==> flow/design.v (excerpt) <==
module gioco(
	i_ani_stb,														 
	i_clk,															 
	i_rst,															 
	i_animate,														 
	i_dx, 															 
	i_sx,																 
	i_start,															 
	o_x1_pal, o_x2_pal,											 
	o_y1_pal, o_y2_pal,
	o_x1_nav, o_x2_nav,											 
	o_y1_nav, o_y2_nav,
	bri1,bri2,bri3,bri4,bri5,bri6,bri7,bri8,bri9,bri10, 
	ok, ko,															 
	ff_life															 
);
==> flow/config.mk <==
export PLATFORM = sky130hd
export DESIGN_NAME = gioco
export DESIGN_NICKNAME = gioco
export VERILOG_FILES = /design/flow/design.v
export SDC_FILE = /design/flow/constraint.sdc
export NUM_CORES = 4
export LEC_CHECK = 0
export CAP_MARGIN = 35
export CORE_MARGIN = 2
export CORE_UTILIZATION = 72
export CTS_CLUSTER_DIAMETER = 214
export CTS_CLUSTER_SIZE = 21
export MIN_ROUTING_LAYER = met1
export PLACE_DENSITY = 0.65
export SLEW_MARGIN = 20
==> flow/constraint.sdc <==
create_clock -name core_clock -period 17.3 [get_ports {i_clk}]
set_input_delay 3.4600 -clock core_clock [delete_from_list [all_inputs] [get_ports {i_clk}]]
set_output_delay 3.4600 -clock core_clock [all_outputs]
set_load 0.01 [all_outputs]
run.sh (not shown) runs the stock make flow with config.mk's settings and CLKGATE_MAP_FILE=.
The baseline stopped in 5_1_grt with GRT-0232.
Rerun with:
Settings changed: CAP_MARGIN 35 to 20, CORE_UTILIZATION 72 to 58, CTS_CLUSTER_DIAMETER 214 to default, CTS_CLUSTER_SIZE 21 to default, MIN_ROUTING_LAYER met1 to default, PLACE_DENSITY 0.65 to default.
Clock period 17.3 ns to 14.8 ns, I/O delays scaled along.
Result: With this change the flow finished with setup timing left; synthesized area is unchanged; die area came out higher by a quarter to a third; synthesized cell count stays the same.
Rerun with:
Settings changed: CORE_ASPECT_RATIO from default to 0.5, CORE_UTILIZATION 58 to 65.
Clock period 14.8 ns to 24.0 ns, I/O delays scaled along.
Effect: This time the run completed with no timing, DRC or antenna violations. Synthesized area stays the same. Die size came out lower by 10%. Global-route usage grows by 0.88 points. Wire length falls by 11%. First-iteration DRC count went up by 9.1%. Worst setup slack improved by 4400 ps. Clock-buffer cell count stays the same. Via count goes down by 7.0%. Power fell by 47%. Core utilization came out lower by 5.3 points.
Rerun with:
Settings changed: CORE_ASPECT_RATIO 0.5 to default, CORE_UTILIZATION 65 to 72, MIN_ROUTING_LAYER from default to met2.
Result: Now the flow stopped in 5_1_grt on GRT-0116. Die area goes down by roughly a tenth. Area after synthesis does not change. Synthesized cell count does not change.
Rerun with:
Settings changed: ABC_AREA from default to 1, CELL_PAD_IN_SITES_DETAIL_PLACEMENT from default to 1, CELL_PAD_IN_SITES_GLOBAL_PLACEMENT from default to 0, CORE_MARGIN 2 to 9, CORE_UTILIZATION 72 to 68, CTS_CLUSTER_SIZE from default to 70, GPL_ROUTABILITY_DRIVEN from default to 1, GPL_TIMING_DRIVEN from default to 0, MIN_ROUTING_LAYER met2 to met1.
=> With this change the flow never finished: it broke off in 3_5_place_dp with DPL-0033; die area goes up by 34%; synthesized cell count rises by 31%; area after synthesis rose by 6.1%.
Rerun with:
Settings changed: ABC_AREA 1 to default, CELL_PAD_IN_SITES_DETAIL_PLACEMENT 1 to default, CELL_PAD_IN_SITES_GLOBAL_PLACEMENT 0 to default, CORE_MARGIN 9 to 2, CORE_UTILIZATION 68 to 70, CTS_CLUSTER_DIAMETER from default to 176, CTS_CLUSTER_SIZE 70 to 100, GPL_ROUTABILITY_DRIVEN 1 to default, GPL_TIMING_DRIVEN 0 to default, MIN_ROUTING_LAYER met1 to default.
The new run finished with timing, DRC and antenna clean. Area after synthesis goes down by 5.7%. Synthesized cell count goes down by 23%. Die size goes down by 23%.

---

## v21
gioco again, from the RTL that the note above started with.
## gioco
module gioco(
	i_ani_stb,														 
	i_clk,															 
	i_rst,															 
	i_animate,														 
	i_dx, 															 
	i_sx,																 
	i_start,															 
	o_x1_pal, o_x2_pal,											 
	o_y1_pal, o_y2_pal,
	o_x1_nav, o_x2_nav,											 
	o_y1_nav, o_y2_nav,
	bri1,bri2,bri3,bri4,bri5,bri6,bri7,bri8,bri9,bri10, 
	ok, ko,															 
	ff_life															 
);
export LEC_CHECK = 0
export CAP_MARGIN = 35
export CORE_MARGIN = 2
export CORE_UTILIZATION = 67
export CTS_CLUSTER_DIAMETER = 48
export CTS_CLUSTER_SIZE = 21
export MIN_ROUTING_LAYER = met1
export PLACE_DENSITY = 0.6
export SLEW_MARGIN = 20
export TNS_END_PERCENT = 5
create_clock -name core_clock -period 16.2 [get_ports {i_clk}]
Finished, but not clean: v21, with negative setup slack.
diff inputs: v21 => v50
- TNS_END_PERCENT removed (was 5)
- PLACE_DENSITY_LB_ADDON newly set to 0.1
- CTS_CLUSTER_DIAMETER removed (was 48)
- PLACE_DENSITY removed (was 0.6)
- CORE_UTILIZATION changed from 67 to 50
- the clock period (ns, I/O delays scaled along) changed from 16.2 to 15.2
Findings:
- Although v50 finished all stages, its layout failed final checks on negative setup slack.
- v50 vs v21, maximum clock frequency went up by about 0.4%.
- Top routing layer in use = met4: v50; top routing layer in use = met5: v21
- Reported for v50 and v21, total congestion overflow after global routing turned out identical to the last digit.
- Fraction of standard cell area that is sequential was lower in v50 than in v21.
- Between v21 and v50, routed wire length increased.
- v50 vs. v21: first-pass GRT wire length went up by 2100 microns.
- v50 packs its core more loosely than v21.
Changes in v32 relative to v50:
- CAP_MARGIN changed from 35 to 20
- CELL_PAD_IN_SITES_DETAIL_PLACEMENT newly set to 1
- SETUP_SLACK_MARGIN newly set to 1.92
- CORE_UTILIZATION changed from 50 to 62
Going from v50 to v32, area fraction in xor and xnor cells level; distinct cell type count of the synthesized netlist level. Per-instance average area after synthesis came out exactly the same in v32 and v50. Of v32 and v50, the run reporting the higher routability congestion estimate was v32. NOTE die area v50->v32 decreased by more than 10%. v50 has higher count of standard-cell rows than v32. Comparing v50 against v32, there is no change at all in post-synthesis instance total. v32 did not run to completion, as it errored out during detailed placement (3_5_place_dp). When v32 is set beside v50, its core footprint turns out to be about 20% smaller. Re fraction of the mapped netlist area in simple logic gates: no difference whatsoever between v32 and v50.
Modified inputs, v12 compared to v32
- removing CTS_CLUSTER_SIZE (formerly 21)
- removing CELL_PAD_IN_SITES_DETAIL_PLACEMENT (formerly 1)
- removing SETUP_SLACK_MARGIN (formerly 1.92)
- changing CORE_UTILIZATION from 62 to 40
- removing MIN_ROUTING_LAYER (formerly met1)
- removing PLACE_DENSITY_LB_ADDON (formerly 0.1)
- changing the clock period (ns, I/O delays scaled along) from 15.2 to 24.0
Results
- Of v12 and v32, only v32 fails to reach the end of the flow.
- Per the comparison of v12 with v32, area of the core region went up 57%; die area saw an increase; total number of placement rows increased about 26%.
Power is estimated from default activity; no workload was simulated.
